===== flow/config.mk =====
export PLATFORM = sky130hd
export DESIGN_NAME = cpu
export DESIGN_NICKNAME = cpu
export VERILOG_FILES = /design/flow/design.v
export SDC_FILE = /design/flow/constraint.sdc
export NUM_CORES = 4
export LEC_CHECK = 0
export ABC_AREA = 1
export CAP_MARGIN = 20
export CORE_ASPECT_RATIO = 0.62
export CORE_MARGIN = 2
export CORE_UTILIZATION = 37
export GPL_TIMING_DRIVEN = 0
export MIN_ROUTING_LAYER = met1
export PLACE_DENSITY_LB_ADDON = 0.09
export SETUP_SLACK_MARGIN = -2.0
export SLEW_MARGIN = 20
export TNS_END_PERCENT = 65

===== flow/constraint.sdc =====
create_clock -name core_clock -period 134.0 [get_ports {clk}]
set_input_delay 26.8000 -clock core_clock [delete_from_list [all_inputs] [get_ports {clk}]]
set_output_delay 26.8000 -clock core_clock [all_outputs]
set_load 0.01 [all_outputs]

===== flow/design.v =====
`timescale 1ns / 1ps
module register(clk,rst,en,d,q);
	parameter WIDTH = 16;
	input clk;
	input rst;
	input en;
	input [WIDTH-1:0] d;
	output reg [WIDTH-1:0] q;
always @(posedge clk) begin
	if(rst)
		q <= 0;
	else if(en)
		q <= d;
end
endmodule
`timescale 1ns / 1ps
module SignExtend(
	input [8:0] imm,
	output [15:0] sgnimm
    );
assign sgnimm = {{7{imm[8]}},imm};
endmodule
`timescale 1ns / 1ps
module multiplier(
	input [15:0] X,Y,
	output [31:0] SignedResult
   );
	wire [31:0] MR;
	wire [15:0] MX,MY;
	assign MX = X[15]?-X:X;
	assign MY = Y[15]?-Y:Y;
	assign MR = MX*MY;
	assign SignedResult = (X[15]^Y[15])?-MR:MR;
endmodule
`timescale 1ns / 1ps
module divider(
	input [31:0] X,
	input [15:0] Y,
	output [31:0] Q,
	output [15:0] R
	);
	wire [31:0] UQ;
	wire [15:0] UR;
	wire [31:0] MX;
	wire [15:0] MY;
	assign MX = X[31]?-X:X;
	assign MY = Y[15]?-Y:Y;
	assign UQ = (MY == 0) ? 32'hFFFFFFFF : MX/MY;
	assign Q = (X[31]^Y[15])?-UQ:UQ;
	assign UR = (MY == 0) ? MX[15:0] : MX%MY;
	assign R = X[31]?-UR:UR;
endmodule
`timescale 1ns / 1ps
module pow(
	input clk,rst,
	input start,
	output reg ready,
	input [15:0] base,expo,
	output [31:0] result,
	output reg Cflag,Oflag
    );
reg is_idle,is_idle_nxt;
reg [47:0] tmp_res,tmp_res_nxt,tmp_tmp;
reg [15:0] base_reg,base_nxt,expo_reg,expo_nxt;
assign result = tmp_res[31:0];
reg Oflag_nxt;
always @(posedge clk) begin
	if(rst) begin
		is_idle <= 1;
		tmp_res <= 0;
		base_reg <= 0;
		expo_reg <= 0;
		Oflag <= 0;
	end else begin
		is_idle <= is_idle_nxt;
		tmp_res <= tmp_res_nxt;
		base_reg <= base_nxt;
		expo_reg <= expo_nxt;
		Oflag <= Oflag_nxt;
	end
end
always @(*) begin
	is_idle_nxt = is_idle;
	base_nxt = base_reg;
	expo_nxt = expo_reg;
	Oflag_nxt = Oflag;
	tmp_res_nxt = tmp_res;
	Cflag = 0;
	ready = 0;
	tmp_tmp = 0;
	if(is_idle) begin
		ready = 0;
		if(start) begin
			is_idle_nxt = 0;
			base_nxt = base;
			expo_nxt = expo;
			tmp_res_nxt = 1;
			Oflag_nxt = 0;
		end
	end else begin  
		if(expo_reg == 0 || expo_reg[15]) begin
			if((expo_reg == 0 && base_reg == 0) || expo_reg[15])
				Cflag = 1; 
			ready=1;
			is_idle_nxt = 1;
		end else begin
			expo_nxt = expo_reg - 1;
			tmp_tmp = (tmp_res[47]?-tmp_res:tmp_res) * {32'b0,(base_reg[15]?-base_reg:base_reg)};
			tmp_res_nxt = (tmp_res[47] ^ base_reg[15])?-tmp_tmp:tmp_tmp;
			if((tmp_res_nxt&48'hFFFF80000000) != 0 && (tmp_res_nxt&48'hFFFF80000000) != 48'hFFFF80000000)
				Oflag_nxt = 1;
		end
	end
end
endmodule
`timescale 1ns / 1ps
module sqrt(
	input clk,rst,
	input start,
	output reg ready,
	input [31:0] initial_nr,
	output [15:0] result,
	output reg Cflag,Oflag
    );
reg [1:0] state_reg,state_nxt;
reg [63:0] operand,operand_nxt;
reg [15:0] res_tmp,res_tmp_nxt;
reg [7:0] cnt,cnt_nxt;
assign result = res_tmp;
always @(posedge clk) begin
	if(rst) begin
		state_reg <= 0;
		operand <= 0;
		res_tmp <= 0;
		cnt <= 0;
	end else begin
		state_reg <= state_nxt;
		operand <= operand_nxt;
		res_tmp <= res_tmp_nxt;
		cnt <= cnt_nxt;
	end
end
always @(*) begin
	state_nxt = state_reg;
	operand_nxt = operand;
	res_tmp_nxt = res_tmp;
	cnt_nxt = cnt;
	ready = 0;
	Cflag = 0;
	Oflag = 0;
	case(state_reg)
		0: begin
			if(start) begin
				state_nxt = 1;
				operand_nxt = {32'b0,initial_nr};
				res_tmp_nxt = 0;
				cnt_nxt = 16;
			end
		end
		1: begin
			operand_nxt = operand<<2;
			if(cnt == 0 || (cnt == 16 && operand[31])) begin
				if(operand[31])
					Cflag = 1;
				state_nxt = 0;
				Oflag = res_tmp[15];
				ready = 1;
			end else
				state_nxt = 2;
		end
		2: begin
			cnt_nxt = cnt - 1;
			if(operand[63:32] >= {14'b0,res_tmp,2'b01}) begin
				operand_nxt[63:32] = operand[63:32] - {14'b0,res_tmp,2'b01};
				res_tmp_nxt = {res_tmp[14:0],1'b1};
			end else begin
				res_tmp_nxt = {res_tmp[14:0],1'b0};
			end
			state_nxt = 1;
		end
	endcase
end
endmodule
`timescale 1ns / 1ps
module ALU(
	input clk,
	input rst,
	input [15:0] srcA,
	input [15:0] srcB,
	input [15:0] extra_X,
	output [15:0] res,
	output reg [15:0] extra_res,
	input [4:0] opsel,
	output reg ready,
	input Cflag,Oflag,
	output reg [3:0] flag_next
    );
reg [16:0] res_ext;
reg [16:0] shift_aid;
reg [15:0] shift_amount;
wire [16:0] sign_srcA;
assign res = res_ext[15:0];
wire [31:0] mul_result;
wire [31:0] div_result;
wire [15:0] mod_result;
assign sign_srcA = {16{srcA[15]}};
multiplier mul(srcA,srcB,mul_result);
divider    div({extra_X,srcA},srcB,div_result,mod_result);
wire pow_ready,pow_C,pow_O;
wire [31:0] pow_result;
pow p(.clk(clk), .rst(rst), 
	.start(opsel == 14),
	.ready(pow_ready),
	.base(srcA),.expo(srcB),
	.result(pow_result),
	.Cflag(pow_C),
	.Oflag(pow_O));
wire sqrt_ready,sqrt_C,sqrt_O;
wire [15:0] sqrt_result;
sqrt sq(.clk(clk), .rst(rst), 
	.start(opsel == 13),
	.ready(sqrt_ready),
	.initial_nr({extra_X,srcA}),
	.result(sqrt_result),
	.Cflag(sqrt_C),
	.Oflag(sqrt_O));
always @(*) begin
	extra_res = 0;
	res_ext = 0;
	ready = 1;
	flag_next[1] = Cflag;
	flag_next[0] = Oflag;
	flag_next[3] = 0;
	flag_next[2] = 0;
	shift_aid = 0;
	shift_amount = srcB;
	if(opsel[3] == 1)
		shift_amount = srcB & 16'h000f;
	case(opsel)
		0: res_ext = {1'b0,srcB};
		1: begin
			res_ext = srcA + srcB;
			flag_next[1] = res_ext[16];
			flag_next[0] = (srcA[15]&srcB[15]&(~res_ext[15]))|((~srcA[15])&(~srcB[15])&res_ext[15]);
			flag_next[3] = (res_ext == 0);
			flag_next[2] = res_ext[15];
		end
		2: begin
			res_ext = srcA - srcB;
			flag_next[1] = res_ext[16];
			flag_next[0] = (srcA[15]&(~srcB[15])&(~res_ext[15]))|((~srcA[15])&srcB[15]&res_ext[15]);
			flag_next[3] = (res_ext == 0);
			flag_next[2] = res_ext[15];
		end
		3: begin
			res_ext = srcA + 1;
			flag_next[1] = res_ext[16];
			flag_next[0] = (~srcA[15])&res_ext[15];
			flag_next[3] = (res_ext == 0);
			flag_next[2] = res_ext[15];
		end
		4: begin
			res_ext = srcA - 1;
			flag_next[1] = res_ext[16];
			flag_next[0] = srcA[15]&(~res_ext[15]);
			flag_next[3] = (res_ext == 0);
			flag_next[2] = res_ext[15];
		end
		8: begin
			res_ext = {1'b0, srcA & srcB};
			flag_next[3] = (res_ext == 0);
			flag_next[2] = res_ext[15];
		end
		9: begin
			res_ext = {1'b0, srcA | srcB};
			flag_next[3] = (res_ext == 0);
			flag_next[2] = res_ext[15];
		end
		10: begin
			res_ext = {1'b0, srcA ^ srcB};
			flag_next[3] = (res_ext == 0);
			flag_next[2] = res_ext[15];
		end
		11: begin
			res_ext = {1'b0, ~srcA};
			flag_next[3] = (res_ext == 0);
			flag_next[2] = res_ext[15];
		end
		12: begin
			res_ext = {1'b0,-srcA};
			flag_next[3] = (res_ext == 0);
			flag_next[2] = res_ext[15];
		end
		5: begin
			res_ext = {1'b0,mul_result[15:0]};
			extra_res = mul_result[31:16];
			flag_next[3] = (mul_result == 0);
			flag_next[2] = mul_result[31];
			flag_next[0] = (mul_result[31:15] == 0) || (mul_result[31:15] == 17'h1ffff);
			flag_next[1] = (mul_result[31:15] == 0) || (mul_result[31:15] == 17'h1ffff);
		end
		6: begin
			res_ext = {1'b0,div_result[15:0]};
			extra_res = div_result[31:16];
			flag_next[3] = (div_result == 0);
			flag_next[2] = div_result[31];
			flag_next[0] = ({extra_X,srcA} == 32'h80000000) && (srcB  == 16'hffff);
			flag_next[1] = (srcB == 0);
		end
		7: begin
			res_ext = {1'b0,mod_result};
			flag_next[3] = (mod_result == 0);
			flag_next[2] = mod_result[15];
			flag_next[0] = ({extra_X,srcA} == 32'h80000000) && (srcB  == 16'hffff);
			flag_next[1] = (srcB == 0);
		end
		14: begin
			ready = pow_ready;
			res_ext = {1'b0,pow_result[15:0]};
			extra_res = pow_result[31:16];
			flag_next[3] = (pow_result == 0);
			flag_next[2] = pow_result[31];
			flag_next[0] = pow_O;
			flag_next[1] = pow_C;
		end
		13: begin
			ready = sqrt_ready;
			res_ext = {1'b0,sqrt_result};
			flag_next[3] = (sqrt_result == 0);
			flag_next[2] = sqrt_result[15];
			flag_next[0] = sqrt_O;
			flag_next[1] = sqrt_C;
		end
		16, 24: begin
			shift_aid = ({srcA,1'b0}>>shift_amount);
			res_ext = shift_aid[16:1];
			flag_next[3] = (res_ext == 0);
			flag_next[2] = res_ext[15];
			flag_next[0] = (res_ext[15] != srcA[15]);
			flag_next[1] = shift_aid[0];
		end
		17, 25: begin
			shift_aid = ({1'b0,srcA}<<shift_amount);
			res_ext = shift_aid[15:0];
			flag_next[3] = (res_ext == 0);
			flag_next[2] = res_ext[15];
			flag_next[0] = (res_ext[15] != srcA[15]);
			flag_next[1] = shift_aid[16];
		end
		18, 26: begin
			shift_aid = ({srcA,1'b0}>>shift_amount) | (sign_srcA<<(16-shift_amount));
			res_ext = shift_aid[16:1];
			flag_next[3] = (res_ext == 0);
			flag_next[2] = res_ext[15];
			flag_next[0] = (res_ext[15] != srcA[15]);
			flag_next[1] = shift_aid[0];
		end
		19, 27: begin
			shift_aid = ({1'b0,srcA}<<shift_amount) | (sign_srcA>>(16-shift_amount));
			res_ext = shift_aid[15:0];
			flag_next[3] = (res_ext == 0);
			flag_next[2] = res_ext[15];
			flag_next[0] = (res_ext[15] != srcA[15]);
			flag_next[1] = shift_aid[16];
		end
		20, 28: begin
			res_ext = {1'b0,(srcA>>shift_amount)|(srcA<<(16-shift_amount))};
			flag_next[3] = (res_ext == 0);
			flag_next[2] = res_ext[15];
			flag_next[0] = (res_ext[15] != srcA[15]);
			flag_next[1] = res_ext[15];
		end
		21, 29: begin
			res_ext = {1'b0,(srcA<<shift_amount)|(srcA>>(16-shift_amount))};
			flag_next[3] = (res_ext == 0);
			flag_next[2] = res_ext[15];
			flag_next[0] = (res_ext[15] != srcA[15]);
			flag_next[1] = res_ext[0];
		end
		22, 30: begin
			res_ext = ({Cflag,srcA}>>shift_amount) | ({Cflag,srcA}<<(17-shift_amount));
			flag_next[1] = res_ext[16];
			flag_next[3] = (res_ext[15:0] == 0);
			flag_next[2] = res_ext[15];
			flag_next[0] = (res_ext[15] != srcA[15]);
		end
		23, 31: begin
			res_ext = ({Cflag,srcA}<<shift_amount) | ({Cflag,srcA}>>(17-shift_amount));
			flag_next[1] = res_ext[16];
			flag_next[3] = (res_ext[15:0] == 0);
			flag_next[2] = res_ext[15];
			flag_next[0] = (res_ext[15] != srcA[15]);
		end
	endcase
end
endmodule
`timescale 1ns / 1ps
module controlUnit(
	input [15:0] instr,
	output reg branch,
	output reg ret,
	output reg loadPC,
	output reg push,
	output reg op_stack,
	output reg [4:0] opsel,
	output reg [1:0] sel_srcA,
	output reg [1:0] sel_srcB,
	input ready,
	output reg [1:0] data_addr_sel,
	output reg wr_to_data_mem,
	output reg [1:0] mem_data_wr_sel,
	output reg reg_from_mem,
	output reg extra_write_X,
	output reg wr_X,
	output reg wr_Y,
	output reg wr_ACC,
	output reg save_flags,
	input [3:0] flags
);
always @(*) begin
	branch = 0;
	ret = 0;
	loadPC = ready;
	push = 0;
	op_stack = 0;
	opsel = 0;
	sel_srcA = 0;
	sel_srcB = 0;
	data_addr_sel = 0;
	wr_to_data_mem = 0;
	mem_data_wr_sel = 0;
	reg_from_mem = 0;
	extra_write_X = 0;
	wr_X = 0;
	wr_Y = 0;
	wr_ACC = 0;
	save_flags = 0;
	case(instr[15:10])
		0: begin   end
		1: begin
			if(instr[9]) begin  
				push = 1;
				op_stack = 1;
				data_addr_sel = 3;
				mem_data_wr_sel = instr[8:7];
				wr_to_data_mem = ready;
			end else begin  
				push = 0;
				op_stack = 1;
				data_addr_sel = 2;
				reg_from_mem = 1;
				if(instr[8:7] == 0)
					wr_X = ready;
				else if(instr[8:7] == 1)
					wr_Y = ready;
				else
					wr_ACC = ready;
			end
		end
		2: begin
			data_addr_sel = 1;
			reg_from_mem = 1;
			if(instr[9] == 0)
				wr_X = ready;
			else
				wr_Y = ready;
		end
		3: begin
			data_addr_sel = 1;
			if(instr[9] == 0)
				mem_data_wr_sel = 0;
			else
				mem_data_wr_sel = 1;
			wr_to_data_mem = ready;
		end
		4: begin
			data_addr_sel = 0;
			opsel = 1;
			sel_srcB = 3;
			reg_from_mem = 1;
			if(instr[9] == 0) begin
				wr_X = ready;
				sel_srcA = 1;
			end else begin
				wr_Y = ready;
				sel_srcA = 0;
			end
		end
		5: begin
			data_addr_sel = 0;
			opsel = 1;
			sel_srcB = 3;
			if(instr[9] == 0) begin
				mem_data_wr_sel = 0;
				sel_srcA = 1;
			end else begin
				mem_data_wr_sel = 1;
				sel_srcA = 0;
			end
			wr_to_data_mem = ready;
		end
		6: begin
			opsel = 0;
			sel_srcB = 3;
			reg_from_mem = 0;
			if(instr[9] == 0)
				wr_X = ready;
			else
				wr_Y = ready;
		end
		7: begin
			opsel = 0;
			reg_from_mem = 0;
			sel_srcB = instr[7:6];
			if(instr[9:8] == 2'b00) begin
				wr_X = ready;
			end else if (instr[9:8] == 2'b01) begin
				wr_Y = ready;
			end else begin
				wr_ACC = ready;
			end
		end
		8: begin
			opsel = 13;
			sel_srcA = 2;
			reg_from_mem = 0; wr_ACC = ready; save_flags = ready;
		end
		9: begin
			opsel = 14;
			sel_srcA = 2;
			sel_srcB = instr[9:8];
			wr_X = 1;
			extra_write_X = 1;
			reg_from_mem = 0; wr_ACC = ready; save_flags = ready;
		end
		16: branch = 1;
		17: branch = flags[3];
		18: branch = ~flags[3];
		19: branch = (flags[2] != flags[0]);
		20: branch = ((flags[3]==0) && (flags[0] == flags[2]));
		21: branch = ((flags[3]==1) || (flags[0] != flags[2]));
		22: branch = (flags[2] == flags[0]);
		23: branch = flags[1];
		24: branch = flags[0];
		30: begin
			push = 1;
			op_stack = 1;
			data_addr_sel = 3;
			mem_data_wr_sel = 3;
			wr_to_data_mem = ready;
			branch = 1;
		end
		31: begin
			push = 0;
			op_stack = 1;
			data_addr_sel = 2;
			ret = 1;
		end
		32: begin
			opsel = 1;
			if(instr[9] == 0)
				sel_srcA = 0;
			else
				sel_srcA = 1;
			sel_srcB = 3;
			reg_from_mem = 0; wr_ACC = ready; save_flags = ready;
		end
		33: begin
			opsel = 1;
			sel_srcA = 2;
			sel_srcB = 3;
			reg_from_mem = 0; wr_ACC = ready; save_flags = ready;
		end
		34: begin
			opsel = 1;
			sel_srcA = instr[9:8];
			sel_srcB = instr[7:6];
			reg_from_mem = 0; wr_ACC = ready; save_flags = ready;
		end
		36: begin
			opsel = 	2;
			if(instr[9] == 0)
				sel_srcA = 0;
			else
				sel_srcA = 1;
			sel_srcB = 3;
			reg_from_mem = 0; wr_ACC = ready; save_flags = ready;
		end
		37: begin
			opsel = 2;
			sel_srcA = 2;
			sel_srcB = 3;
			reg_from_mem = 0; wr_ACC = ready; save_flags = ready;
		end
		38: begin
			opsel = 2;
			sel_srcA = instr[9:8];
			sel_srcB = instr[7:6];
			reg_from_mem = 0; wr_ACC = ready; save_flags = ready;
		end
		40: begin  
			opsel = {1'b1,instr[4] | instr[1] | instr[0],instr[9:7]};
			sel_srcA = instr[6:5];
			if(instr[4]==1) begin
				sel_srcB = 3;
			end else begin
				sel_srcB = instr[3:2];
			end
			reg_from_mem = 0; wr_ACC = ready; save_flags = ready;
		end
		42: begin
			opsel = 3;
			sel_srcA = instr[9:8];
			if(instr[9:8] == 2'b00)
				wr_X = ready;
			else if(instr[9:8] == 2'b01)
				wr_Y = ready;
			else
				wr_ACC = ready;
			reg_from_mem = 0;
			save_flags = ready;
		end
		43: begin
			opsel = 4;
			sel_srcA = instr[9:8];
			if(instr[9:8] == 2'b00)
				wr_X = ready;
			else if(instr[9:8] == 2'b01)
				wr_Y = ready;
			else
				wr_ACC = ready;
			reg_from_mem = 0;
			save_flags = ready;
		end
		44: begin
			opsel = 5;
			sel_srcA = instr[9:8];
			sel_srcB = instr[7:6];
			wr_X = 1;
			extra_write_X = 1;
			reg_from_mem = 0; wr_ACC = ready; save_flags = ready;
		end
		45: begin
			opsel = 5;
			sel_srcA = 2;  sel_srcB = 3;
			wr_X = 1;
			extra_write_X = 1;
			reg_from_mem = 0; wr_ACC = ready; save_flags = ready;
		end
		46: begin
			opsel = 6;
			sel_srcA = instr[9:8];
			sel_srcB = instr[7:6];
			wr_X = 1;
			extra_write_X = 1;
			reg_from_mem = 0; wr_ACC = ready; save_flags = ready;
		end
		47: begin
			opsel = 6;
			sel_srcA = 2;  sel_srcB = 3;
			wr_X = 1;
			extra_write_X = 1;
			reg_from_mem = 0; wr_ACC = ready; save_flags = ready;
		end
		48: begin
			opsel = 7;
			sel_srcA = instr[9:8];
			sel_srcB = instr[7:6];
			reg_from_mem = 0; wr_ACC = ready; save_flags = ready;
		end
		49: begin
			opsel = 7;
			sel_srcA = 2;  sel_srcB = 3;
			reg_from_mem = 0; wr_ACC = ready; save_flags = ready;
		end
		50: begin
			opsel = 8;
			sel_srcA = instr[9:8];
			sel_srcB = instr[7:6];
			reg_from_mem = 0; wr_ACC = ready; save_flags = ready;
		end
		51: begin
			opsel = 8;
			sel_srcA = 2;  sel_srcB = 3;
			reg_from_mem = 0; wr_ACC = ready; save_flags = ready;
		end
		52: begin
			opsel = 9;
			sel_srcA = instr[9:8];
			sel_srcB = instr[7:6];
			reg_from_mem = 0; wr_ACC = ready; save_flags = ready;
		end
		53: begin
			opsel = 9;
			sel_srcA = 2;  sel_srcB = 3;
			reg_from_mem = 0; wr_ACC = ready; save_flags = ready;
		end
		54: begin
			opsel = 10;
			sel_srcA = instr[9:8];
			sel_srcB = instr[7:6];
			reg_from_mem = 0; wr_ACC = ready; save_flags = ready;
		end
		55: begin
			opsel = 10;
			sel_srcA = 2;  sel_srcB = 3;
			reg_from_mem = 0; wr_ACC = ready; save_flags = ready;
		end
		56: begin
			opsel = 11;
			sel_srcA = instr[9:8];
			reg_from_mem = 0; wr_ACC = ready; save_flags = ready;
		end
		57: begin
			opsel = 12;
			sel_srcA = instr[9:8];
			reg_from_mem = 0; wr_ACC = ready; save_flags = ready;
		end
		58: begin
			opsel = 	2;
			if(instr[9] == 0)
				sel_srcA = 0;
			else
				sel_srcA = 1;
			sel_srcB = 3;
			reg_from_mem = 0; wr_ACC = 0; save_flags = ready;
		end
		59: begin
			opsel = 2;
			sel_srcA = 2;
			sel_srcB = 3;
			reg_from_mem = 0; wr_ACC = 0; save_flags = ready;
		end
		60: begin
			opsel = 2;
			sel_srcA = instr[9:8];
			sel_srcB = instr[7:6];
			reg_from_mem = 0; wr_ACC = 0; save_flags = ready;
		end
		61: begin
			opsel = 	8;
			if(instr[9] == 0)
				sel_srcA = 0;
			else
				sel_srcA = 1;
			sel_srcB = 3;
			reg_from_mem = 0; wr_ACC = 0; save_flags = ready;
		end
		62: begin
			opsel = 8;
			sel_srcA = 2;
			sel_srcB = 3;
			reg_from_mem = 0; wr_ACC = 0; save_flags = ready;
		end
		63: begin
			opsel = 8;
			sel_srcA = instr[9:8];
			sel_srcB = instr[7:6];
			reg_from_mem = 0; wr_ACC = 0; save_flags = ready;
		end
	endcase
end
endmodule
`timescale 1ns / 1ps
module cpu(
	input clk,rst,
	output [9:0] instr_Addr,
	input [15:0] instr,
	output reg [8:0] data_Addr,
	output reg [15:0] write_data,
	input [15:0] read_data,
	output write_enable
    );
wire [15:0] sign_Imm;
wire [8:0] immediate;
assign immediate = instr[8:0];
SignExtend sgex(
	.imm(immediate),
	.sgnimm(sign_Imm)
);
wire [3:0] flag_reg,flag_next;
wire save_flags;
register #(4) FlagReg(clk,rst,save_flags,flag_next,flag_reg);
reg [15:0] srcA,srcB;
wire [15:0] res,extra_res;
reg [8:0] SP_next;
wire [8:0] SP_reg;
wire branch,ret,loadPC,reg_from_mem;
wire push,op_stack,wr_X,wr_Y,wr_ACC,extra_write_X;
wire [1:0] sel_srcA,sel_srcB,data_addr_sel,mem_data_wr_sel;
wire [4:0] opsel;
wire ready;
controlUnit cu(
	.instr(instr),
	.branch(branch),
	.ret(ret),
	.loadPC(loadPC),
	.push(push),
	.op_stack(op_stack),
	.opsel(opsel),
	.sel_srcA(sel_srcA),
	.sel_srcB(sel_srcB),
	.ready(ready),
	.data_addr_sel(data_addr_sel),
	.wr_to_data_mem(write_enable),
	.mem_data_wr_sel(mem_data_wr_sel),
	.reg_from_mem(reg_from_mem),
	.extra_write_X(extra_write_X),
	.wr_X(wr_X),
	.wr_Y(wr_Y),
	.wr_ACC(wr_ACC),
	.save_flags(save_flags),
	.flags(flag_reg)
);
wire [15:0] X_reg,Y_reg,ACC_reg;
reg [15:0] reg_next;
register X  (clk,rst,wr_X, extra_write_X?extra_res:reg_next  ,X_reg);
register Y  (clk,rst,wr_Y,reg_next,Y_reg);
register ACC(clk,rst,wr_ACC,reg_next,ACC_reg);
always @(*) begin
	if(reg_from_mem)
		reg_next = read_data;
	else
		reg_next = res;
end
wire [9:0] PC_reg,PC_reg_plus_1;
reg [9:0] PC_next;
wire [9:0] PC_branch;
assign PC_reg_plus_1 = PC_reg + 1;
register #(10) PC(clk,rst,loadPC,PC_next,PC_reg);
assign instr_Addr = PC_reg;
assign PC_branch = instr[9:0];
always @(*) begin
	PC_next = PC_reg_plus_1;
	if(ret)
		PC_next = read_data[9:0];
	else if(branch)
		PC_next = PC_branch;
end
ALU alu(
	.clk(clk),.rst(rst),
	.srcA(srcA),
	.srcB(srcB),
	.extra_X(X_reg),
	.res(res),
	.extra_res(extra_res),
	.opsel(opsel),
	.ready(ready),
	.Cflag(flag_reg[1]),
	.Oflag(flag_reg[0]),
	.flag_next(flag_next)
);
always @(*) begin
	case(sel_srcA)
		0: srcA = X_reg;
		1: srcA = Y_reg;
		2: srcA = ACC_reg;
		3: srcA = sign_Imm;
	endcase
	case(sel_srcB)
		0: srcB = X_reg;
		1: srcB = Y_reg;
		2: srcB = ACC_reg;
		3: srcB = sign_Imm;
	endcase
end
always @(*) begin
	case(mem_data_wr_sel)
		0: write_data = X_reg;
		1: write_data = Y_reg;
		2: write_data = ACC_reg;
		3: write_data = {6'b0,PC_reg_plus_1};
	endcase
	if(push)
		SP_next = SP_reg - 1;
	else
		SP_next = SP_reg + 1;
	case(data_addr_sel)
		0: data_Addr = res[8:0];
		1: data_Addr = instr[8:0];
		2: data_Addr = SP_reg;
		3: data_Addr = SP_next;
	endcase
end
register #(9) SP (clk,rst,op_stack,SP_next,SP_reg);
endmodule

===== flow/run.sh =====
#!/bin/bash
# the make line also repeats each setting of config.mk as NAME=value (left out here)
make -C /OpenROAD-flow-scripts/flow DESIGN_CONFIG=/design/flow/config.mk WORK_HOME=/design/flow/orfs CLKGATE_MAP_FILE= finish

==> flow_metrics.tcl, run 1 <==
# place-and-route summary
set metrics [dict create \
    status "failed layout checks" \
    check.faults "negative setup slack" \
    finalWirelength_mm 416 \
    dpl.hpwl_mm 347 \
    fin_skew_ns 0.0328 \
    hold_depth 1 \
    final_util_pct 43.4 \
    synth-main-ff-cell "dfxtp_1" \
    cp_common_cell "nand2_1" \
    grt_pass1_vias 81500 \
    relSlewSlack_pct 13.0 \
    setup_violations 9 \
    min_from "alu.sq.cnt[6]$_SDFFE_PP0P_" \
    critPathLaunchType "primary input" \
    cap_violations 0 \
    cp.buffers_inverters 192 \
    worstReg2RegStart "X.q[15]$_SDFFE_PP0P_" \
    crit_end "data_Addr[6]" \
    grt_antenna_before_repair 26 \
    clk_latency_ns 0.64 \
    portBuffers 69 \
    viasPerCell 5.65 \
    fp_util_pct 37.3 \
    worst-path-max-fanout 11 \
    drcViolationCount 0 \
    cts.sinks 244 \
    warning_count 68 \
    cts.reportedPaths.clkPinSlew_ns 0.06 \
    final.fill_count 22600 \
    slowest_delay_ns 0.98 \
    netlist.area_leader.share_pct 18.3 \
    synth-edff-count 0 \
    synth_cell_types 99 \
    drtPass1Iterations 6 \
    ys_cells 12200 \
    dp.cells 15100 \
    tightest_slew_ns 1.30 \
    wl_per_cell_microns 26.5 \
    period_needed_ns 142.64 \
    muxShareOfSynthArea_pct 0.0773 \
    yosys-top-cells-area "fa_1 (18%), nand2_1 (13%), ha_1 (11%)" \
    drv_slew 0 \
    r2r_slack_ns 42.93 \
    drt-initial-drc-count 11200 \
    ys_sh_simple_pct 29.9 \
    ys_async_sr_fraction_pct 0 \
    cts-root-buf "clkbuf_16" \
    arrival_ns 115.84 \
    grt_max_degree 41 \
    fin_cells 15700 \
    synth.comb.largest_family "simple AND/OR/NAND/NOR gates" \
    routabilityCongestion 1.07 \
    die_y_microns 369 \
    fin_ws_ns -8.64 \
    tritoncts "done" \
    syn_to_final_growth_pct 16.3 \
    min_path_type "flip-flop to flip-flop" \
    syn_inst 12200 \
    yosysChipArea_sq_mm 0.0794 \
    crit_type "primary input to output port" \
    setup-tns-final_ns -75.65 \
    critPathSlowestCell "o21ai_0" \
    grt_pass1_wl_mm 589 \
    top_cell "nand2_1" \
    nets 14300 \
    synth.avg_cell_area_sq_um 6.51 \
    htreeDepth 1 \
    reg2reg_to "FlagReg.q[3]$_SDFFE_PP0P_" \
    cp_num_cells 680 \
    ff_latch_area_sq_mm 0.00488 \
    max_freq_ghz 0.00701 \
    num_rows 133 \
    whs_endpoint "alu.sq.cnt[6]$_SDFFE_PP0P_" \
    period_used_pct 106 \
    rsz0062_at_grt "yes" \
    gr-usage-all-layers_pct 37.2 \
    ys_sh_adder_pct 28.9 \
    ys.warnings.count 9 \
    clockBufferDepth 3 \
    fp.dieW_microns 592 \
    ff2ff_path_depth 683 \
    synth_seq_share_pct 6.16 \
    antenna_left 0 \
    stdcell_area_sq_mm 0.0923 \
    ys_sh_aoi_pct 15.3 \
    num_vias 88600 \
    place_area_sq_mm 0.0850 \
    cp-startpoint "instr[5]" \
    largest_area_cell "fa_1" \
    grt_overflow_total 0 \
    logic_area_sq_mm 0.0669 \
    synthesis.area_sq_mm 0.0794 \
    io_pins 70 \
    core-area_sq_mm 0.213 \
    dieArea_sq_mm 0.218 \
    ys_top_cells_by_count "nand2_1 (2693), inv_1 (2027), nor2_1 (1171)" \
    synth_flops 244 \
    end_kind "output port" \
    syn_nets 13600 \
    synthXorXnorAreaFrac_pct 6.75 \
    hold_viol 0 \
    critical-path-top-delay-family "AND-OR/OR-AND gates" \
    required_ns 107.20 \
    cts_buffers 27 \
]
-- metal layers --
metal,track usage (%),wire length [microns]
met4,4.34,5730
met1,61.9,213000
met2,41.8,133000
met3,15.7,63500
met5,0,34
-- final cells by class --
class	count	area share, %
Antenna cell	12	0.0325
Clock buffer	34	0.793
Sequential cell	244	5.29
Buffer	411	3.03
Timing Repair Buffer	605	5.45
Inverter	2144	8.87
Multi-Input combinational cell	9394	72.5
Tap cell	2835	3.84
Clock inverter	15	0.195
-- timing repair --
item                       4_1_cts  5_1_grt
cloned                           6        0
hold buffers                     0        0
gates resized                  519      132
setup endpoints to repair        9        9
pin swaps                      270      176
setup buffers                  401       95
-- metrics by stage --
step	setup slack [ns]	hold WS, ns
2_1_floorplan	-1.99	0.422
3_3_place_gp	-25.36	0.438
3_5_place_dp	-25.86	0.447
5_1_grt	-14.47	0.480
6_report	-8.64	0.449
4_1_cts	-7.68	0.454
==> run 2: changes to the inputs <==
- ABC_AREA: 1 -> not set
- CORE_ASPECT_RATIO: 0.62 -> not set
- CORE_UTILIZATION: 37 -> 58
- GPL_TIMING_DRIVEN: 0 -> not set
- HOLD_SLACK_MARGIN: not set -> 0.3
- MIN_ROUTING_LAYER: met1 -> not set
- PLACE_DENSITY_LB_ADDON: 0.09 -> not set
- SETUP_SLACK_MARGIN: -2.0 -> not set
- TNS_END_PERCENT: 65 -> 5
- clock period: 134.0 -> 135.0 ns (I/O delays scaled with it)
==> flow_metrics.tcl, run 2 <==
# place-and-route summary
set metrics [dict create \
    synth.avg_cell_area_sq_um 7.40 \
    ys_sh_aoi_pct 22.4 \
    fin_ws_ns -14.72 \
    check.faults "negative setup slack" \
    ys_top_cells_by_count "nand2_1 (1210), nor2_1 (1195), inv_1 (983)" \
    cts_buffers 25 \
    tritoncts "done" \
    end_kind "output port" \
    clk_latency_ns 0.59 \
    hold_depth 2 \
    hold_buffers 0 \
    post-place-ws_ns -15.88 \
    grt_antenna_before_repair 27 \
    place_area_sq_mm 0.0933 \
    critical-path-top-delay-family "AND-OR/OR-AND gates" \
    wl_per_cell_microns 26.6 \
    relSlewSlack_pct 6.99 \
    rsz0062_at_grt "yes" \
    status "failed layout checks" \
    yosysChipArea_sq_mm 0.0769 \
    cp_num_cells 554 \
    ys_sh_simple_pct 22.9 \
    synth_flops 244 \
    routabilityCongestion 1.20 \
    drt-initial-drc-count 12400 \
    ys_cells 10400 \
    warning_count 73 \
    crit_type "primary input to output port" \
    cts.reportedPaths.clkPinSlew_ns 0.07 \
    stdcell_area_sq_mm 0.0964 \
    muxShareOfSynthArea_pct 4.12 \
    io_pins 70 \
    dieArea_sq_mm 0.135 \
    core-area_sq_mm 0.131 \
    netlist.area_leader.share_pct 18.9 \
    drcViolationCount 0 \
    drtPass1Iterations 14 \
    worst-path-max-fanout 10 \
    ys.warnings.count 9 \
    synthXorXnorAreaFrac_pct 6.72 \
    period_needed_ns 149.72 \
    hold_viol 0 \
    grt_pass1_vias 93000 \
    worstReg2RegStart "Y.q[9]$_SDFFE_PP0P_" \
    clockBufferDepth 3 \
    critPathLaunchType "primary input" \
    nets 13400 \
    synthesis.area_sq_mm 0.0769 \
    cap_violations 0 \
    fin_skew_ns 0.0245 \
    syn_inst 10400 \
    crit_end "data_Addr[2]" \
    largest_area_cell "fa_1" \
    yosys-top-cells-area "fa_1 (19%), ha_1 (11%), dfxtp_1 (6.4%)" \
    fp.dieW_microns 368 \
    grt_pass1_wl_mm 543 \
    max_freq_ghz 0.00668 \
    arrival_ns 122.72 \
    ff2ff_path_depth 559 \
    synth_seq_share_pct 6.35 \
    period_used_pct 111 \
    cp.buffers_inverters 33 \
    r2r_slack_ns 37.59 \
    htreeDepth 1 \
    ys_sh_adder_pct 29.8 \
    reg2reg_to "FlagReg.q[3]$_SDFFE_PP0P_" \
    synth.comb.largest_family "adder cells" \
    ys_async_sr_fraction_pct 0 \
    setup_violations 9 \
    dp.cells 13600 \
    portBuffers 69 \
    viasPerCell 6.71 \
    syn_to_final_growth_pct 25.5 \
    grt_max_degree 80 \
    tightest_slew_ns 1.39 \
    min_from "alu.p.expo_reg[8]$_SDFFE_PP0P_" \
    min_path_type "flip-flop to flip-flop" \
    synth_cell_types 135 \
    fp_util_pct 58.5 \
    whs_endpoint "alu.p.expo_reg[8]$_SDFFE_PP0P_" \
    setup-tns-final_ns -129.99 \
    num_vias 92400 \
    num_rows 133 \
    drv_slew 0 \
    slowest_delay_ns 0.60 \
    gr-usage-all-layers_pct 51.9 \
    critPathSlowestCell "mux4_2" \
    cp-startpoint "instr[14]" \
    synth-edff-count 0 \
    required_ns 108.00 \
    die_y_microns 368 \
    grt_overflow_total 0 \
    finalWirelength_mm 367 \
    cts-root-buf "clkbuf_16" \
    top_cell "nand2_1" \
    fin_cells 13800 \
    antenna_left 0 \
    cts.sinks 244 \
    dpl.hpwl_mm 282 \
    synth-main-ff-cell "dfxtp_1" \
    cp_common_cell "o21a_1" \
    syn_nets 11800 \
]
[run 2: routing by layer]
layer	vias up	global-route usage [%]	wire length [microns]
li1	39300	-	-
met1	43500	60.6	128000
met2	7145	78.4	153000
met3	2482	18.1	50100
met4	36	38.8	35000
met5	-	0.855	397
[run 2: area by class of cell]
class / instances / area (sq um)
Sequential cell: 244 / 4890
Clock inverter: 12 / 91.3
Timing Repair Buffer: 2108 / 16300
Fill cell: 9361 / 35000
Antenna cell: 18 / 45.0
Tap cell: 1755 / 2200
Inverter: 1010 / 3790
Multi-Input combinational cell: 8603 / 68400
Clock buffer: 34 / 699
[run 2: stage by stage]
step,utilization (%),hold WS [ns]
after global routing,73.3,0.519
after CTS,72.1,0.493
after global placement,71.0,0.468
after detailed placement,71.0,0.480
after floorplan,-,0.432
final,73.4,0.495
[run 2: timing repair]
item	in CTS	in global routing
gates resized	90	151
cloned	0	5
endpoints found under the hold margin	0	0
setup buffers	43	109
endpoints found under the setup margin	9	9
pin swaps	79	208
==> run 3: changes to the inputs <==
- ABC_AREA: not set -> 1
- CELL_PAD_IN_SITES_GLOBAL_PLACEMENT: not set -> 3
- CORE_ASPECT_RATIO: not set -> 1.64
- CORE_MARGIN: 2 -> 6
- CORE_UTILIZATION: 58 -> 53
- CTS_CLUSTER_DIAMETER: not set -> 366
- GPL_TIMING_DRIVEN: not set -> 1
- HOLD_SLACK_MARGIN: 0.3 -> 0.16
- MAX_ROUTING_LAYER: not set -> met4
- SLEW_MARGIN: 20 -> 25
- TNS_END_PERCENT: 5 -> 55
- clock period: 135.0 -> 162.0 ns (I/O delays scaled with it)
==> flow_metrics.tcl, run 3 <==
# collected from the flow reports
set metrics [dict create \
    status "aborted with a tool error" \
    stop_stage "global placement without I/O (3_1_place_gp_skip_io)" \
    stop_error "[ERROR GPL-0301] Utilization 127.188 % exceeds 100%." \
    dieArea_sq_mm 0.159 \
    synth_flops 244 \
    synth.avg_cell_area_sq_um 6.51 \
    ys_sh_adder_pct 28.9 \
    ys_async_sr_fraction_pct 0 \
    synth.comb.largest_family "simple AND/OR/NAND/NOR gates" \
    netlist.area_leader.share_pct 18.3 \
    ys_sh_simple_pct 29.9 \
    num_rows 181 \
    synth_seq_share_pct 6.16 \
    ys_cells 12200 \
    ys_top_cells_by_count "nand2_1 (2693), inv_1 (2027), nor2_1 (1171)" \
    largest_area_cell "fa_1" \
    top_cell "nand2_1" \
    synth_cell_types 99 \
    synth-main-ff-cell "dfxtp_1" \
    syn_inst 12200 \
    synthesis.area_sq_mm 0.0794 \
    synthXorXnorAreaFrac_pct 6.75 \
    yosys-top-cells-area "fa_1 (18%), nand2_1 (13%), ha_1 (11%)" \
    yosysChipArea_sq_mm 0.0794 \
    muxShareOfSynthArea_pct 0.0773 \
    ys.warnings.count 9 \
    die_y_microns 508 \
    core-area_sq_mm 0.148 \
    fp_util_pct 53.5 \
    fp.dieW_microns 314 \
    syn_nets 13600 \
    ys_sh_aoi_pct 15.3 \
    synth-edff-count 0 \
]
==> run 4: changes to the inputs <==
- ABC_AREA: 1 -> not set
- CELL_PAD_IN_SITES_GLOBAL_PLACEMENT: 3 -> not set
- CORE_ASPECT_RATIO: 1.64 -> not set
- CORE_MARGIN: 6 -> 2
- CORE_UTILIZATION: 53 -> 65
- CTS_CLUSTER_DIAMETER: 366 -> not set
- GPL_TIMING_DRIVEN: 1 -> not set
- HOLD_SLACK_MARGIN: 0.16 -> 0.3
- SLEW_MARGIN: 25 -> 20
- TNS_END_PERCENT: 55 -> 5
- clock period: 162.0 -> 157.0 ns (I/O delays scaled with it)
==> flow_metrics.tcl, run 4 <==
# place-and-route summary
set metrics [dict create \
    grt_pass1_wl_mm 495 \
    drv_slew 0 \
    cts.sinks 244 \
    top_cell "nand2_1" \
    grt_pass1_vias 84900 \
    r2r_slack_ns 57.87 \
    slowest_delay_ns 0.59 \
    portBuffers 69 \
    crit_type "primary input to output port" \
    routabilityCongestion 1.30 \
    synth_seq_share_pct 6.35 \
    cp.buffers_inverters 102 \
    dieArea_sq_mm 0.121 \
    grt_max_degree 80 \
    synth.avg_cell_area_sq_um 7.40 \
    viasPerCell 7.01 \
    relSlewSlack_pct 5.59 \
    min_from "alu.sq.operand[11]$_SDFFE_PP0P_" \
    synth-main-ff-cell "dfxtp_1" \
    drtPass1Iterations 15 \
    worst-path-max-fanout 11 \
    fp_util_pct 65.4 \
    largest_area_cell "fa_1" \
    ys_sh_simple_pct 22.9 \
    synth_cell_types 135 \
    reg2reg_to "FlagReg.q[3]$_SDFFE_PP0P_" \
    critPathSlowestCell "or4b_4" \
    cts.reportedPaths.clkPinSlew_ns 0.07 \
    whs_endpoint "alu.sq.operand[11]$_SDFFE_PP0P_" \
    io_pins 70 \
    clk_latency_ns 0.57 \
    tightest_slew_ns 1.41 \
    min_path_type "flip-flop to flip-flop" \
    setup_violations 9 \
    required_ns 125.60 \
    fin_skew_ns 0.0319 \
    tritoncts "done" \
    nets 12500 \
    period_used_pct 102 \
    ys_top_cells_by_count "nand2_1 (1210), nor2_1 (1195), inv_1 (983)" \
    cts_buffers 25 \
    arrival_ns 129.52 \
    ys.warnings.count 9 \
    end_kind "output port" \
    final.fill_count 8685 \
    hold_buffers 0 \
    period_needed_ns 160.92 \
    worstReg2RegStart "X.q[15]$_SDFFE_PP0P_" \
    htreeDepth 1 \
    cp_common_cell "o21a_1" \
    core-area_sq_mm 0.118 \
    cts-root-buf "clkbuf_16" \
    yosysChipArea_sq_mm 0.0769 \
    drcViolationCount 0 \
    clockBufferDepth 3 \
    yosys-top-cells-area "fa_1 (19%), ha_1 (11%), dfxtp_1 (6.4%)" \
    critical-path-top-delay-family "AND-OR/OR-AND gates" \
    dpl.hpwl_mm 245 \
    ff2ff_path_depth 578 \
    syn_inst 10400 \
    grt_overflow_total 0 \
    final_util_pct 76.2 \
    ys_sh_aoi_pct 22.4 \
    hold_depth 2 \
    ys_async_sr_fraction_pct 0 \
    finalWirelength_mm 333 \
    drt-initial-drc-count 13000 \
    post-place-ws_ns -3.23 \
    num_vias 88500 \
    fp.dieW_microns 348 \
    status "failed layout checks" \
    muxShareOfSynthArea_pct 4.12 \
    hold_viol 0 \
    die_y_microns 348 \
    synth.comb.largest_family "adder cells" \
    ys_sh_adder_pct 29.8 \
    synthXorXnorAreaFrac_pct 6.72 \
    netlist.area_leader.share_pct 18.9 \
    gr-usage-all-layers_pct 54.2 \
    check.faults "negative setup slack" \
    fin_ws_ns -3.92 \
    synthesis.area_sq_mm 0.0769 \
    rsz0062_at_grt "yes" \
    antenna_left 0 \
    synth-edff-count 0 \
    cp_num_cells 584 \
    grt_antenna_before_repair 25 \
    warning_count 71 \
    max_freq_ghz 0.00621 \
    synth_flops 244 \
    syn_to_final_growth_pct 16.6 \
    critPathLaunchType "primary input" \
    num_rows 126 \
    crit_end "data_Addr[8]" \
    ys_cells 10400 \
    wl_per_cell_microns 26.3 \
    cap_violations 0 \
    cp-startpoint "instr[11]" \
    syn_nets 11800 \
]
==> run 4: area by class of cell <==
cell class | instances | area (sq um) | share of cell area (%)
diodes | 28 | 70.1 | 0.0782
clock buffers | 32 | 682 | 0.761
clock inverters | 13 | 213 | 0.237
inverters | 1010 | 3790 | 4.23
multi-input cells | 8603 | 68900 | 76.9
flip-flops and latches | 244 | 4890 | 5.45
well taps | 1536 | 1920 | 2.14
repair buffers | 1159 | 9170 | 10.2
==> run 4: per-stage QoR <==
step,area [sq um],hold slack [ns],TNS [ns],cells
floorplan,78300,0.432,-31.65,10400
global placement,84500,0.441,-0.222,12200
detailed placement,84500,0.461,-26.56,12200
CTS,87400,0.470,-1.69,12400
global route,89600,0.499,-69.13,12600
finish,89600,0.471,-32.81,12600
==> run 4: what timing repair did <==
item	in CTS	in global routing
hold endpoints to repair	0	0
setup buffers	166	155
cloned	2	3
gates resized	158	195
pin swaps	102	277
setup endpoints to repair	9	9
==> run 4: per-layer routing <==
metal,global-route usage (%),wire [microns],vias up
li1,-,-,37400
met1,61.5,114000,41500
met2,77.2,135000,7173
met3,22.2,51000,2405
met4,38.4,32800,0
met5,-,0,-
==> run 5: changes to the inputs <==
- ABC_AREA: not set -> 1
- CAP_MARGIN: 20 -> 5
- CORE_UTILIZATION: 65 -> 72
- CTS_CLUSTER_DIAMETER: not set -> 340
- CTS_CLUSTER_SIZE: not set -> 22
- HOLD_SLACK_MARGIN: 0.3 -> not set
- MAX_ROUTING_LAYER: met4 -> not set
- TNS_END_PERCENT: 5 -> not set
- clock period: 157.0 -> 115.0 ns (I/O delays scaled with it)
==> flow_metrics.tcl, run 5 <==
# collected from the flow reports
set metrics [dict create \
    dpl.hpwl_mm 262 \
    netlist.area_leader.share_pct 18.3 \
    ys_sh_adder_pct 28.9 \
    synth_seq_share_pct 6.16 \
    synth-main-ff-cell "dfxtp_1" \
    num_rows 121 \
    muxShareOfSynthArea_pct 0.0773 \
    synth-edff-count 0 \
    synth.comb.largest_family "simple AND/OR/NAND/NOR gates" \
    ys_top_cells_by_count "nand2_1 (2693), inv_1 (2027), nor2_1 (1171)" \
    synthesis.area_sq_mm 0.0794 \
    stop_error "[ERROR GRT-0232] Routing congestion too high. Check the congestion heatmap in the GUI." \
    syn_inst 12200 \
    synthXorXnorAreaFrac_pct 6.75 \
    synth.avg_cell_area_sq_um 6.51 \
    stop_stage "global routing (5_1_grt)" \
    cts_buffers 15 \
    portBuffers 69 \
    clockBufferDepth 3 \
    yosysChipArea_sq_mm 0.0794 \
    die_y_microns 336 \
    place_area_sq_mm 0.0949 \
    fp.dieW_microns 336 \
    fp_util_pct 72.7 \
    dieArea_sq_mm 0.113 \
    yosys-top-cells-area "fa_1 (18%), nand2_1 (13%), ha_1 (11%)" \
    ys_cells 12200 \
    cts.sinks 244 \
    largest_area_cell "fa_1" \
    status "aborted with a tool error" \
    post-place-ws_ns -10.48 \
    grt_overflow_total 2120 \
    routabilityCongestion 1.47 \
    syn_nets 13600 \
    htreeDepth 1 \
    gr-usage-all-layers_pct 89.5 \
    synth_flops 244 \
    hold_buffers 0 \
    cts-root-buf "clkbuf_16" \
    ys_sh_simple_pct 29.9 \
    synth_cell_types 99 \
    ys.warnings.count 9 \
    ys_async_sr_fraction_pct 0 \
    core-area_sq_mm 0.109 \
    ys_sh_aoi_pct 15.3 \
    io_pins 70 \
    top_cell "nand2_1" \
]
[run 5: timing repair]
action,4_1_cts
buffers inserted,86
gates cloned,6
pin swaps,117
endpoints found under the setup margin,9
gates resized,157
[run 5: routing by layer]
layer	overflow	GRT usage, %
met1	157	86.7
met2	1138	102
met3	169	79.3
met4	633	93.9
met5	23	55.1
[run 5: metrics by stage]
step           cells  util [%]
2_1_floorplan  12200         -
3_5_place_dp   15200      87.0
4_1_cts        15300      88.4
3_3_place_gp   15200      87.0
==> run 6: changes to the inputs <==
- CAP_MARGIN: 5 -> 20
- CORE_ASPECT_RATIO: not set -> 0.58
- CORE_MARGIN: 2 -> 5
- CORE_UTILIZATION: 72 -> 33
- CTS_CLUSTER_DIAMETER: 340 -> not set
- CTS_CLUSTER_SIZE: 22 -> not set
- PLACE_DENSITY_LB_ADDON: not set -> 0.12
- SETUP_SLACK_MARGIN: not set -> 5.0
- TNS_END_PERCENT: not set -> 65
- clock period: 115.0 -> 149.0 ns (I/O delays scaled with it)
==> flow_metrics.tcl, run 6 <==
# place-and-route summary
set metrics [dict create \
    cts.sinks 244 \
    stdcell_area_sq_mm 0.0919 \
    yosysChipArea_sq_mm 0.0794 \
    dpl.hpwl_mm 345 \
    synth_flops 244 \
    synth_seq_share_pct 6.16 \
    crit_type "primary input to output port" \
    top_layer_used "met5" \
    synth.avg_cell_area_sq_um 6.51 \
    grt_overflow_total 0 \
    drtPass1Iterations 7 \
    syn_inst 12200 \
    nets 14100 \
    synth_cell_types 99 \
    cp_num_cells 639 \
    cap_violations 0 \
    fin_ws_ns 9.54 \
    synthesis.area_sq_mm 0.0794 \
    num_rows 137 \
    portBuffers 69 \
    clockBufferDepth 3 \
    whs_endpoint "alu.sq.cnt[6]$_SDFFE_PP0P_" \
    min_path_type "flip-flop to flip-flop" \
    final.fill_count 25900 \
    drcViolationCount 0 \
    cts-root-buf "clkbuf_16" \
    dieArea_sq_mm 0.251 \
    io_pins 70 \
    worstReg2RegStart "X.q[15]$_SDFFE_PP0P_" \
    critPathLaunchType "primary input" \
    period_used_pct 93.6 \
    required_ns 119.20 \
    setup-tns-final_ns 0 \
    htreeDepth 1 \
    finalWirelength_mm 416 \
    ys_sh_aoi_pct 15.3 \
    ys.warnings.count 9 \
    synth.comb.largest_family "simple AND/OR/NAND/NOR gates" \
    r2r_slack_ns 66.69 \
    viasPerCell 5.50 \
    grt_pass1_vias 78900 \
    wl_met3_mm 53.1 \
    syn_to_final_growth_pct 15.8 \
    period_needed_ns 139.46 \
    grt_antenna_before_repair 25 \
    routabilityCongestion 1.06 \
    hold_depth 1 \
    ff2ff_path_depth 644 \
    critPathSlowestCell "clkdlybuf4s50_1" \
    ys_sh_simple_pct 29.9 \
    max_freq_ghz 0.00717 \
    syn_nets 13600 \
    hold_buffers 0 \
    worst-path-max-fanout 14 \
    yosys-top-cells-area "fa_1 (18%), nand2_1 (13%), ha_1 (11%)" \
    slowest_delay_ns 0.54 \
    reg2reg_to "FlagReg.q[3]$_SDFFE_PP0P_" \
    drt-initial-drc-count 10300 \
    end_kind "output port" \
    fin_skew_ns 0.0664 \
    crit_end "data_Addr[7]" \
    tightest_slew_ns 1.34 \
    wl_met2_mm 133 \
    ys_async_sr_fraction_pct 0 \
    wl_per_cell_microns 26.1 \
    synth-main-ff-cell "dfxtp_1" \
    grt_pass1_wl_mm 584 \
    critical-path-top-delay-family "AND-OR/OR-AND gates" \
    drv_slew 0 \
    min_from "alu.sq.cnt[6]$_SDFFE_PP0P_" \
    hold_viol 0 \
    clk_latency_ns 0.69 \
    synth-edff-count 0 \
    num_vias 87400 \
    cp_common_cell "a21oi_2" \
    core-area_sq_mm 0.240 \
    ys_sh_adder_pct 28.9 \
    relSlewSlack_pct 10.1 \
    muxShareOfSynthArea_pct 0.0773 \
    netlist.area_leader.share_pct 18.3 \
    antenna_left 0 \
    tritoncts "done" \
    ys_top_cells_by_count "nand2_1 (2693), inv_1 (2027), nor2_1 (1171)" \
    top_cell "nand2_1" \
    cp-startpoint "instr[12]" \
    rsz0062_at_grt "yes" \
    setup_violations 0 \
    grt_max_degree 89 \
    die_y_microns 383 \
    synthXorXnorAreaFrac_pct 6.75 \
    largest_area_cell "fa_1" \
    post-place-ws_ns 2.38 \
    cts_buffers 27 \
    route.layer.met1.wl_mm 225 \
    place_area_sq_mm 0.0864 \
    cp.buffers_inverters 126 \
    ys_cells 12200 \
    cts.reportedPaths.clkPinSlew_ns 0.07 \
    gr-usage-all-layers_pct 31.7 \
    arrival_ns 109.66 \
    warning_count 67 \
    fp.dieW_microns 654 \
    status "timing/DRC/antenna clean" \
    fp_util_pct 33.1 \
]
## run 6: area by class of cell
type                       count  area (sq um)  share of cell area (%)
multi-input combinational   9399         67000                    72.9
inverter                    2144          8180                    8.90
timing repair buffer         863          6900                    7.51
sequential                   244          4890                    5.32
tap                         3197          4000                    4.35
clock buffer                  34           762                   0.829
clock inverter                16           138                   0.150
timing repair inverter         3          21.3                  0.0232
antenna                        6          15.0                  0.0163
## run 6: per-layer routing
layer,track usage (%),up-vias
met5,0,-
met4,2.10,4
met3,10.2,247
met2,35.5,4203
met1,55.8,42900
li1,-,40000
## run 6: repair_timing
action,in CTS,in global routing
resized,121,615
pin swaps,18,330
endpoints found under the setup margin,9,9
setup buffers,24,231
gates cloned,2,10
## run 6: per-stage QoR
stage,hold WS (ns),std cells,utilization [%]
after floorplan,0.422,12200,-
after global placement,0.437,15600,36.0
after detailed placement,0.445,15600,36.0
after CTS,0.455,15700,36.7
after global routing,0.487,15900,38.3
final,0.458,15900,38.3
==> run 7: changes to the inputs <==
- ABC_AREA: 1 -> not set
- CAP_MARGIN: 20 -> 40
- CELL_PAD_IN_SITES_DETAIL_PLACEMENT: not set -> 2
- CORE_ASPECT_RATIO: 0.58 -> not set
- CORE_MARGIN: 5 -> 9
- CORE_UTILIZATION: 33 -> 17
- CTS_CLUSTER_DIAMETER: not set -> 238
- GPL_ROUTABILITY_DRIVEN: not set -> 0
- MAX_ROUTING_LAYER: not set -> met4
- MIN_ROUTING_LAYER: not set -> met2
- PLACE_DENSITY: not set -> 0.73
- PLACE_DENSITY_LB_ADDON: 0.12 -> not set
- SLEW_MARGIN: 20 -> 5
- TNS_END_PERCENT: 65 -> not set
- clock period: 149.0 -> 97.9 ns (I/O delays scaled with it)
==> flow_metrics.tcl, run 7 <==
# collected from the flow reports
set metrics [dict create \
    ys_sh_adder_pct 29.8 \
    top_cell "nand2_1" \
    post-place-ws_ns -85.50 \
    cts_buffers 34 \
    stop_error "[ERROR GRT-0116] Global routing finished with congestion. Check the congestion regions in the DRC Viewer." \
    synth_seq_share_pct 6.35 \
    synth-main-ff-cell "dfxtp_1" \
    core-area_sq_mm 0.450 \
    yosysChipArea_sq_mm 0.0769 \
    stop_stage "global routing (5_1_grt)" \
    ys_async_sr_fraction_pct 0 \
    synth.avg_cell_area_sq_um 7.40 \
    synthXorXnorAreaFrac_pct 6.72 \
    cts.sinks 244 \
    portBuffers 69 \
    fp.dieW_microns 690 \
    muxShareOfSynthArea_pct 4.12 \
    synth_cell_types 135 \
    die_y_microns 690 \
    ys_sh_aoi_pct 22.4 \
    status "aborted with a tool error" \
    grt_overflow_total 65200 \
    synth_flops 244 \
    fp_util_pct 17.1 \
    htreeDepth 2 \
    synth.comb.largest_family "adder cells" \
    io_pins 70 \
    synthesis.area_sq_mm 0.0769 \
    ys_top_cells_by_count "nand2_1 (1210), nor2_1 (1195), inv_1 (983)" \
    ys_sh_simple_pct 22.9 \
    syn_nets 11800 \
    syn_inst 10400 \
    cts-root-buf "clkbuf_16" \
    gr-usage-all-layers_pct 98.4 \
    ys.warnings.count 9 \
    largest_area_cell "fa_1" \
    synth-edff-count 0 \
    netlist.area_leader.share_pct 18.9 \
    dpl.hpwl_mm 824 \
    dieArea_sq_mm 0.477 \
    num_rows 246 \
    clockBufferDepth 3 \
    ys_cells 10400 \
    yosys-top-cells-area "fa_1 (19%), ha_1 (11%), dfxtp_1 (6.4%)" \
]
==> run 7: what timing repair did <==
item | 4_1_cts
buffers inserted | 516
hold buffers | 0
gates resized | 1331
cloned | 5
endpoints found under the setup margin | 59
pin swaps | 498
==> run 7: stage by stage <==
step | TNS [ns] | area, sq um | cells | hold slack (ns)
floorplan | -1299.74 | 78700 | 10400 | 0.432
global placement | -997.96 | 101000 | 18000 | 0.442
detailed placement | -4045.77 | 101000 | 18000 | 0.507
CTS | -2076.73 | 112000 | 18600 | 0.528
==> run 7: layer usage <==
metal	GRT overflow	track usage [%]
met1	-	-
met2	31000	103
met3	29300	109
met4	4902	70.2
met5	-	-
==> run 8: changes to the inputs <==
- CELL_PAD_IN_SITES_DETAIL_PLACEMENT: 2 -> not set
- CORE_ASPECT_RATIO: not set -> 1.62
- CORE_MARGIN: 9 -> 2
- CORE_UTILIZATION: 17 -> 58
- CTS_CLUSTER_DIAMETER: 238 -> 153
- CTS_CLUSTER_SIZE: not set -> 23
- GPL_ROUTABILITY_DRIVEN: 0 -> not set
- GPL_TIMING_DRIVEN: not set -> 1
- MAX_ROUTING_LAYER: met4 -> not set
- MIN_ROUTING_LAYER: met2 -> met1
- PLACE_DENSITY: 0.73 -> 0.57
- SETUP_SLACK_MARGIN: 5.0 -> not set
- SLEW_MARGIN: 5 -> 20
- clock period: 97.9 -> 164.0 ns (I/O delays scaled with it)
==> flow_metrics.tcl, run 8 <==
# place-and-route summary
set metrics [dict create \
    status "failed layout checks" \
    check.faults "negative setup slack" \
    syn_inst 10400 \
    hold_depth 2 \
    fp_util_pct 58.2 \
    finalWirelength_mm 382 \
    fp.dieW_microns 290 \
    fin_ws_ns -0.0951 \
    grt_antenna_before_repair 43 \
    syn_nets 11800 \
    crit_type "primary input to output port" \
    synth_cell_types 135 \
    io_pins 70 \
    synth-edff-count 0 \
    ys_sh_simple_pct 22.9 \
    tritoncts "done" \
    fin_skew_ns 0.0327 \
    drv_slew 0 \
    ys.warnings.count 9 \
    setup_violations 1 \
    cts.sinks 244 \
    ff2ff_path_depth 540 \
    yosysChipArea_sq_mm 0.0769 \
    cp.buffers_inverters 39 \
    routabilityCongestion 1.22 \
    warning_count 69 \
    hold_viol 0 \
    antenna_left 0 \
    ys_cells 10400 \
    rsz0062_at_grt "yes" \
    critical-path-top-delay-family "AND-OR/OR-AND gates" \
    grt_overflow_total 0 \
    synth_flops 244 \
    htreeDepth 1 \
    timing.hold.ws_ns 0.476 \
    die_y_microns 467 \
    portBuffers 69 \
    place_area_sq_mm 0.0848 \
    netlist.area_leader.share_pct 18.9 \
    critPathSlowestCell "o32ai_4" \
    largest_area_cell "fa_1" \
    tightest_slew_ns 1.27 \
    top_cell "nand2_1" \
    viasPerCell 7.00 \
    ys_sh_aoi_pct 22.4 \
    cp-startpoint "instr[10]" \
    gr-usage-all-layers_pct 53.5 \
    drt-initial-drc-count 11300 \
    min_path_type "flip-flop to flip-flop" \
    r2r_slack_ns 64.40 \
    end_kind "output port" \
    synth.avg_cell_area_sq_um 7.40 \
    cp_common_cell "o21a_1" \
    grt_max_degree 75 \
    worst-path-max-fanout 25 \
    clockBufferDepth 3 \
    cp_num_cells 542 \
    period_used_pct 100 \
    clk_latency_ns 0.57 \
    required_ns 131.20 \
    final_util_pct 69.0 \
    yosys-top-cells-area "fa_1 (19%), ha_1 (11%), dfxtp_1 (6.4%)" \
    critPathLaunchType "primary input" \
    whs_endpoint "alu.sq.operand[11]$_SDFFE_PP0P_" \
    synthXorXnorAreaFrac_pct 6.72 \
    cts-root-buf "clkbuf_16" \
    num_rows 170 \
    grt_pass1_vias 88300 \
    relSlewSlack_pct 15.2 \
    reg2reg_to "FlagReg.q[3]$_SDFFE_PP0P_" \
    worstReg2RegStart "Y.q[8]$_SDFFE_PP0P_" \
    syn_to_final_growth_pct 18.5 \
    grt_pass1_wl_mm 545 \
    stdcell_area_sq_mm 0.0911 \
    final.fill_count 10500 \
    min_from "alu.sq.operand[11]$_SDFFE_PP0P_" \
    nets 12600 \
    core-area_sq_mm 0.132 \
    synth_seq_share_pct 6.35 \
    wl_per_cell_microns 29.7 \
    period_needed_ns 164.10 \
    ys_async_sr_fraction_pct 0 \
    slowest_delay_ns 0.99 \
    crit_end "data_Addr[3]" \
    num_vias 90200 \
    dpl.hpwl_mm 283 \
    max_freq_ghz 0.00609 \
    muxShareOfSynthArea_pct 4.12 \
    cap_violations 0 \
    ys_top_cells_by_count "nand2_1 (1210), nor2_1 (1195), inv_1 (983)" \
    cts.reportedPaths.clkPinSlew_ns 0.11 \
    drcViolationCount 0 \
    cts_buffers 16 \
    ys_sh_adder_pct 29.8 \
    synthesis.area_sq_mm 0.0769 \
    drtPass1Iterations 10 \
    synth.comb.largest_family "adder cells" \
    synth-main-ff-cell "dfxtp_1" \
    arrival_ns 131.30 \
    hold_buffers 0 \
    dieArea_sq_mm 0.136 \
]
[run 8: final cells by class]
cell class,instances,area (sq um),area share (%)
multi-input cells,8603,69500,76.3
repair buffers,1250,10200,11.2
well taps,1720,2150,2.36
diodes,28,70.1,0.0769
clock buffers,17,425,0.467
flip-flops and latches,244,4890,5.37
clock inverters,4,68.8,0.0755
inverters,1010,3800,4.17
[run 8: metal layers]
layer | global-route usage [%] | vias up | part of all wire, %
li1 | - | 37600 | -
met1 | 53.1 | 42500 | 31
met2 | 83.5 | 6840 | 43
met3 | 19.8 | 3204 | 12
met4 | 57.2 | 36 | 14
met5 | 1.34 | - | 0.087
[run 8: metrics by stage]
stage	TNS, ns	cells	worst slack, ns
final	-0.0951	12900	-0.0951
after global routing	-33.01	12900	-4.21
after CTS	0	12500	0.00183
after detailed placement	-14.75	12400	-2.22
after global placement	-0.292	12400	-0.292
after floorplan	0	10400	0.00189
[run 8: timing repair]
item | CTS | global route
gates cloned | 0 | 10
pin swaps | 20 | 347
gates resized | 52 | 475
endpoints found under the setup margin | 9 | 9
buffers inserted | 26 | 351
